==> job 2698: inputs <==
==> flow/design.v (excerpt) <==
module alu_top(clk, a, b, op, out, carry_out, over_flow, zero);
export LEC_CHECK = 0
export CAP_MARGIN = 20
export CORE_ASPECT_RATIO = 1.99
export CORE_MARGIN = 2
export CORE_UTILIZATION = 40
export CTS_CLUSTER_DIAMETER = 305
export CTS_CLUSTER_SIZE = 49
export PLACE_DENSITY_LB_ADDON = 0.17
export SLEW_MARGIN = 20
export TNS_END_PERCENT = 10
create_clock -name core_clock -period 14.5 [get_ports {clk}]
run.sh (not shown) runs the stock make flow with config.mk's settings and CLKGATE_MAP_FILE=.
==> job 3131: changes against job 2698 <==
==> flow/config.mk (replaced) <==
export PLATFORM = sky130hd
export DESIGN_NAME = alu_top
export DESIGN_NICKNAME = alu_top
export VERILOG_FILES = /design/flow/design.v
export SDC_FILE = /design/flow/constraint.sdc
export NUM_CORES = 4
export LEC_CHECK = 0
export CAP_MARGIN = 20
export CORE_MARGIN = 2
export CORE_UTILIZATION = 58
export SLEW_MARGIN = 20
==> flow/constraint.sdc (replaced) <==
create_clock -name core_clock -period 7.88 [get_ports {clk}]
set_input_delay 1.5760 -clock core_clock [delete_from_list [all_inputs] [get_ports {clk}]]
set_output_delay 1.5760 -clock core_clock [all_outputs]
set_load 0.01 [all_outputs]
==> job 3421: changes against job 2698 <==
==> flow/config.mk (replaced) <==
export PLATFORM = sky130hd
export DESIGN_NAME = alu_top
export DESIGN_NICKNAME = alu_top
export VERILOG_FILES = /design/flow/design.v
export SDC_FILE = /design/flow/constraint.sdc
export NUM_CORES = 4
export LEC_CHECK = 0
export ABC_AREA = 0
export CAP_MARGIN = 35
export CORE_MARGIN = 2
export CORE_UTILIZATION = 66
export CTS_CLUSTER_SIZE = 15
export SLEW_MARGIN = 20
==> flow/constraint.sdc (replaced) <==
create_clock -name core_clock -period 12.4 [get_ports {clk}]
set_input_delay 2.4800 -clock core_clock [delete_from_list [all_inputs] [get_ports {clk}]]
set_output_delay 2.4800 -clock core_clock [all_outputs]
set_load 0.01 [all_outputs]
==> out/qor.yml <==
min_path:
  worstHoldStart: "b_r[31]"
  min_to: "carry_out"
run_status:
  status: "complete, but fails checks"
  so_faults: "negative setup slack"
final_timing:
  holdWs_ns: 0.891
  finalSetupViolCount: 35
  fin_ws_ns: -5.45
routing:
  num_vias: 5144
place:
  dp_hpwl_um: 12500
cells_and_area:
  seq_share_pct: 25.3
That was job 3131.
==> out/qor.yml <==
run_status:
  status: "timing/DRC/antenna clean"
final_timing:
  finalSetupViolCount: 0
  fin_ws_ns: 0.397
  holdWs_ns: 0.879
cells_and_area:
  seq_share_pct: 26.3
place:
  dp_hpwl_um: 13100
min_path:
  worstHoldStart: "a_r[5]"
routing:
  num_vias: 4758
That was job 2698.
==> out/qor.yml <==
run_status:
  status: "complete, but fails checks"
  so_faults: "negative setup slack"
cells_and_area:
  seq_share_pct: 25.7
final_timing:
  finalSetupViolCount: 34
  fin_ws_ns: -1.13
  holdWs_ns: 0.907
min_path:
  min_to: "out[5]"
  worstHoldStart: "a_r[5]"
place:
  dp_hpwl_um: 12900
routing:
  num_vias: 5466
pwr:
  p_per_area_mw_per_mm2: 158
That was job 3421.

========
==> build 76: inputs <==
==> flow/design.v <==
module alu_top(clk, a, b, op, out, carry_out, over_flow, zero);
input clk;
input [31:0] a, b;
input [2:0] op;
output reg [31:0] out;
output reg carry_out, over_flow, zero;
reg [31:0] a_r, b_r;
reg [2:0] op_r;
wire [31:0] alu_out;
wire alu_carry_out, alu_over_flow, alu_zero;
ALU alu_core(a_r, b_r, op_r, alu_out, alu_carry_out, alu_over_flow, alu_zero);
always @(posedge clk) begin
	a_r <= a;
	b_r <= b;
	op_r <= op;
	out <= alu_out;
	carry_out <= alu_carry_out;
	over_flow <= alu_over_flow;
	zero <= alu_zero;
end
endmodule

module xorgate(a, b, out);
output[31:0] out;
input wire[31:0] a, b;
generate  
genvar index;
for (index = 0; index<32; index = index + 1)
	begin: xorgen
		xor xor1(out[index], a[index], b[index]);
	end
endgenerate
endmodule
module andgate(a, b, out);
output[31:0] out;
input[31:0] a, b;
generate  
genvar index;
for (index = 0; index<32; index = index + 1)
	begin: andgen
		and and1(out[index], a[index], b[index]);  
	end
endgenerate
endmodule
module orgate(a, b, out);
output[31:0] out;
input[31:0] a, b;
generate  
genvar index;
for (index = 0; index<32; index = index + 1)
	begin: orgen
		or or1(out[index], a[index], b[index]);
	end
endgenerate
endmodule
module adder(sum, carryout, a, b, carryin);
output sum, carryout;
input a, b, carryin;
xor sumbit(sum, a, b, carryin);
and bc(b_c, b, carryin);
and ac(a_c, a, carryin);
and ab(a_b, a, b);
or cout(carryout, b_c, a_c, a_b);
endmodule
module adder32Bit(addo, carryout, over_flow, A, B, carry_in);
output[31:0] addo;  
output carryout;  
output over_flow;  
input[31:0] A;  
input[31:0] B;  
input carry_in;
wire[31:0] carry_oarray;
adder adder_init (addo[0], carry_oarray[0], A[0], B[0], carry_in);
adder adder1 (addo[1], carry_oarray[1], A[1], B[1], carry_oarray[0]);
generate  
genvar index;
for (index = 2; index<32; index = index + 1)
	begin: add32b
	adder addergen (addo[index], carry_oarray[index], A[index], B[index], carry_oarray[index-1]);
	end
endgenerate
assign carryout = carry_oarray[31];
wire abxor, abcoutxor;
xor xor1(abxor, A[31], B[31]);
xor xor2(abcoutxor, carryout, abxor);
xor xor3(over_flow, addo[31], abcoutxor);
endmodule 
module slt(sum, overflow, slto);
input[31:0] sum;
input overflow;
output slto;
xor slt_xor(slto, sum[31], overflow);
endmodule
module structuralMultiplexer(out, mux_command, ando, oro, xoro, addo, slto);
output[31:0] out;
input[2:0] mux_command;  
input[31:0] ando;  
input[31:0] oro;  
input[31:0] xoro;  
input[31:0] addo;  
input slto;  
wire[2:0] inv_command;
wire[31:0] enableand, enableor, enablexor, enableadd;  
wire enableslt;  
not notCommand0(inv_command[0], mux_command[0]);  
not notCommand1(inv_command[1], mux_command[1]);
not notCommand2(inv_command[2], mux_command[2]);
and slt_and(enableslt, slto, inv_command[2], mux_command[1], inv_command[0]);
generate
genvar index;
for (index = 0; index<32; index = index + 1)
	begin: muxgen 
		and ando_and(enableand[index], ando[index], inv_command[2], mux_command[1], mux_command[0]);  
		and oro_and(enableor[index], oro[index], mux_command[2], inv_command[1], inv_command[0]);  
		and xoro_and(enablexor[index], xoro[index], inv_command[2], inv_command[1], mux_command[0]);  
		and addo_and(enableadd[index], addo[index], inv_command[2], inv_command[1], inv_command[0]);  
		or or1(out[index], enableand[index],  enableor[index], enablexor[index], enableadd[index], enableslt);  
	end
endgenerate
endmodule
module LUT(mux_command, a_inv, b_inv, carry_in, allow_overflow, addr);
output reg[2:0] mux_command;
output reg a_inv;
output reg b_inv;
output reg carry_in;
output reg allow_overflow;
input[2:0] addr;
always @ (addr) begin
	case(addr)
	3'd0: begin mux_command = 3'b000; a_inv = 0; b_inv = 0; carry_in = 0; allow_overflow = 1; end  
	3'd1: begin mux_command = 3'b000; a_inv = 0; b_inv = 1; carry_in = 1; allow_overflow = 1; end  
	3'd2: begin mux_command = 3'b001; a_inv = 0; b_inv = 0; carry_in = 0; allow_overflow = 1; end  
	3'd3: begin mux_command = 3'b010; a_inv = 0; b_inv = 1; carry_in = 1; allow_overflow = 0; end  
	3'd4: begin mux_command = 3'b011; a_inv = 0; b_inv = 0; carry_in = 0; allow_overflow = 1; end  
	3'd6: begin mux_command = 3'b011; a_inv = 1; b_inv = 1; carry_in = 0; allow_overflow = 1; end  
	3'd7: begin mux_command = 3'b100; a_inv = 0; b_inv = 0; carry_in = 0; allow_overflow = 1; end  
	3'd5: begin mux_command = 3'b100; a_inv = 1; b_inv = 1; carry_in = 0; allow_overflow = 1; end  
default: $display("Please check inputs");
endcase
end
endmodule
module ALU(a, b, addr, out, carry_out, over_flow, zero);
input[31:0] a, b;
input[2:0] addr;  
output[31:0] out;
output carry_out, over_flow, zero;
wire carry_in, b_inv;  
wire a_inv, allow_overflow;  
wire[2:0] mux_command;
wire[31:0] A, B;  
wire[31:0] addo, xoro, ando, oro;
wire slto;
LUT lookuptable(mux_command, a_inv, b_inv, carry_in, allow_overflow, addr);
generate
genvar index;
for (index = 0; index<32; index = index + 1)
	begin: abinv_gen
		xor a_invgen(A[index], a[index], a_inv);  
		xor b_invgen(B[index], b[index], b_inv);  
	end
endgenerate
andgate and_gate(A, B, ando);  
orgate or_gate(A, B, oro);  
xorgate xor_gate(A, B, xoro);  
adder32Bit add_gate(addo, carry_out, over_flow, A, B, carry_in);  
slt slt_gate(addo, over_flow, slto);
and allowoverflow_and(overflow, over_flow, allow_overflow);
structuralMultiplexer mux_structure(out, mux_command, ando, oro, xoro, addo, slto);
wire[31:0] equal;
generate  
genvar index1;
for (index1 = 0; index1 <32; index1 = index1+1)begin
                nor nor1(equal[index1], out[index1], 0);
end
endgenerate
and and1(zero, equal[0], equal[1], equal[2], equal[3],equal[4],equal[5],equal[6],equal[7],equal[8],equal[9],equal[10],equal[11],equal[12],equal[13],equal[14],equal[15],equal[16],equal[17],equal[18],equal[19],equal[20],equal[21],equal[22],equal[23],equal[24],equal[25],equal[26],equal[27],equal[28],equal[29],equal[30],equal[31]);
endmodule
==> flow/run.sh <==
#!/bin/bash
# the make line also repeats each setting of config.mk as NAME=value (left out here)
make -C /OpenROAD-flow-scripts/flow DESIGN_CONFIG=/design/flow/config.mk WORK_HOME=/design/flow/orfs CLKGATE_MAP_FILE= finish
==> flow/config.mk <==
export PLATFORM = sky130hd
export DESIGN_NAME = alu_top
export DESIGN_NICKNAME = alu_top
export VERILOG_FILES = /design/flow/design.v
export SDC_FILE = /design/flow/constraint.sdc
export NUM_CORES = 4
export LEC_CHECK = 0
export ABC_AREA = 1
export CAP_MARGIN = 20
export CELL_PAD_IN_SITES_DETAIL_PLACEMENT = 1
export CELL_PAD_IN_SITES_GLOBAL_PLACEMENT = 2
export CORE_ASPECT_RATIO = 0.65
export CORE_MARGIN = 7
export CORE_UTILIZATION = 36
export CTS_CLUSTER_DIAMETER = 318
export CTS_CLUSTER_SIZE = 13
export GPL_ROUTABILITY_DRIVEN = 1
export MAX_ROUTING_LAYER = met5
export PLACE_DENSITY_LB_ADDON = 0.09
export SETUP_SLACK_MARGIN = -0.0
export SLEW_MARGIN = 25
export TNS_END_PERCENT = 50
==> flow/constraint.sdc <==
create_clock -name core_clock -period 14.1 [get_ports {clk}]
set_input_delay 2.8200 -clock core_clock [delete_from_list [all_inputs] [get_ports {clk}]]
set_output_delay 2.8200 -clock core_clock [all_outputs]
set_load 0.01 [all_outputs]
==> build 82: changes against build 76 <==
Settings changed: ABC_AREA 1 to not set, CELL_PAD_IN_SITES_DETAIL_PLACEMENT 1 to not set, CELL_PAD_IN_SITES_GLOBAL_PLACEMENT 2 to not set, CORE_ASPECT_RATIO 0.65 to not set, CORE_MARGIN 7 to 2, CORE_UTILIZATION 36 to 70, CTS_CLUSTER_DIAMETER 318 to 100, CTS_CLUSTER_SIZE 13 to not set, GPL_ROUTABILITY_DRIVEN 1 to not set, MAX_ROUTING_LAYER met5 to not set, PLACE_DENSITY_LB_ADDON 0.09 to not set, SETUP_SLACK_MARGIN -0.0 to 1.0, SLEW_MARGIN 25 to 20, TNS_END_PERCENT 50 to not set.
==> flow/constraint.sdc (replaced) <==
create_clock -name core_clock -period 7.16 [get_ports {clk}]
set_input_delay 1.4320 -clock core_clock [delete_from_list [all_inputs] [get_ports {clk}]]
set_output_delay 1.4320 -clock core_clock [all_outputs]
set_load 0.01 [all_outputs]
==> trial 9: changes against build 76 <==
Settings changed: CELL_PAD_IN_SITES_DETAIL_PLACEMENT 1 to not set, CELL_PAD_IN_SITES_GLOBAL_PLACEMENT 2 to not set, CORE_ASPECT_RATIO 0.65 to not set, CORE_MARGIN 7 to 2, CORE_UTILIZATION 36 to 66, CTS_CLUSTER_DIAMETER 318 to not set, CTS_CLUSTER_SIZE 13 to 99, GPL_ROUTABILITY_DRIVEN 1 to not set, MAX_ROUTING_LAYER met5 to not set, PLACE_DENSITY_LB_ADDON 0.09 to not set, SETUP_SLACK_MARGIN -0.0 to not set, SLEW_MARGIN 25 to 20, TNS_END_PERCENT 50 to not set.
==> flow/constraint.sdc (replaced) <==
create_clock -name core_clock -period 7.88 [get_ports {clk}]
set_input_delay 1.5760 -clock core_clock [delete_from_list [all_inputs] [get_ports {clk}]]
set_output_delay 1.5760 -clock core_clock [all_outputs]
set_load 0.01 [all_outputs]
==> results <==
item                                                             trial 9        build 82        build 76
Post-route minimum period                                       12810 ps               -        13720 ps
Nets                                                                 996               -             967
Area of the core region                                         8720 um2        8640 um2       16000 um2
Last element of the critical path                                   zero               -            zero
Seq/total area                                                     0.271               -           0.272
Instance count of the mapped netlist                                 690             641             690
Capture endpoint of the worst hold path                        carry_out               -       carry_out
Pin slew with the least headroom to its limit                     802 ps               -          947 ps
Number of cells upsized or downsized after cts                        14              13              17
Type of the most critical hold path                              reg2reg               -         reg2reg
Arrival time of the worst setup path                            13130 ps               -        14010 ps
Synthesis-to-layout area growth                                    30.7%               -           29.8%
TritonCTS clock tree                                                done               -            done
Width of the die                                                 99.0 um         97.9 um          174 um
Setup TNS                                                     -159720 ps               -            0 ps
Run status                                      finished with violations  did not finish  finished clean
Failing step                                                           -  global routing               -
Reasons for failing layout checks                   negative setup slack               -               -

========
==> run a: inputs <==
Starts from the design.v that is shown in full above.
Settings: LEC_CHECK=0, CAP_MARGIN=20, CORE_MARGIN=2, CORE_UTILIZATION=65, CTS_CLUSTER_DIAMETER=256, CTS_CLUSTER_SIZE=94, SLEW_MARGIN=20; clock period 7.18 ns.
==> run b (differences from run a) <==
- ABC_AREA: unset -> 1
- CORE_UTILIZATION: 65 -> 68
- CTS_CLUSTER_DIAMETER: 256 -> 380
- CTS_CLUSTER_SIZE: 94 -> 16
- SETUP_SLACK_MARGIN: unset -> -0.85
==> flow/constraint.sdc (replaced) <==
create_clock -name core_clock -period 11.4 [get_ports {clk}]
set_input_delay 2.2800 -clock core_clock [delete_from_list [all_inputs] [get_ports {clk}]]
set_output_delay 2.2800 -clock core_clock [all_outputs]
set_load 0.01 [all_outputs]
==> run c (differences from run a) <==
- ABC_AREA: unset -> 0
- CORE_UTILIZATION: 65 -> 66
- CTS_CLUSTER_DIAMETER: 256 -> 399
- CTS_CLUSTER_SIZE: 94 -> 99
- SETUP_SLACK_MARGIN: unset -> 0.75
==> flow/constraint.sdc (replaced) <==
create_clock -name core_clock -period 7.88 [get_ports {clk}]
set_input_delay 1.5760 -clock core_clock [delete_from_list [all_inputs] [get_ports {clk}]]
set_output_delay 1.5760 -clock core_clock [all_outputs]
set_load 0.01 [all_outputs]
==> reports/results.txt <==
met2 WL -> 10100 µm
Nets at Floorplan -> 808
final worst setup slack -> -6.29 ns
Setup Viol. Count Final -> 35
gpl congestion -> 0.933
grt met1 use -> 0.431
outcome -> failed layout checks
global-route wire length before repair -> 29700 µm
RR Startpoint -> b_r[0]
cycle use final -> 1.88
placed cell count -> 926
clock buffer count -> 10
Failed Checks -> negative setup slack
That was run a.
==> reports/results.txt <==
outcome -> failed layout checks
Worst Setup SP -> b_r[0]
clock buffer count -> 10
global-route wire length before repair -> 26000 µm
RR Startpoint -> b_r[0]
cycle use final -> 1.16
Setup Viol. Count Final -> 35
gpl congestion -> 0.889
placed cell count -> 907
grt met1 use -> 0.395
Failed Checks -> negative setup slack
final worst setup slack -> -1.77 ns
That was run b.
==> reports/results.txt <==
outcome -> failed layout checks
Yosys Instances -> 641
met2 WL -> 10000 µm
placed cell count -> 897
post-layout power -> 2.01 mW
grt met1 use -> 0.445
Hold Path Sink -> out[13]
Buf/Inv on CP -> 2
final worst setup slack -> -5.78 ns
RR Startpoint -> alu_core.a_inv
Nets at Floorplan -> 808
Failed Checks -> negative setup slack
via count -> 5634
clock buffer count -> 12
cycle use final -> 1.73
Setup Viol. Count Final -> 35
Vias/cell -> 6.08
That was run c.
Power and IR drop assume default switching activity.
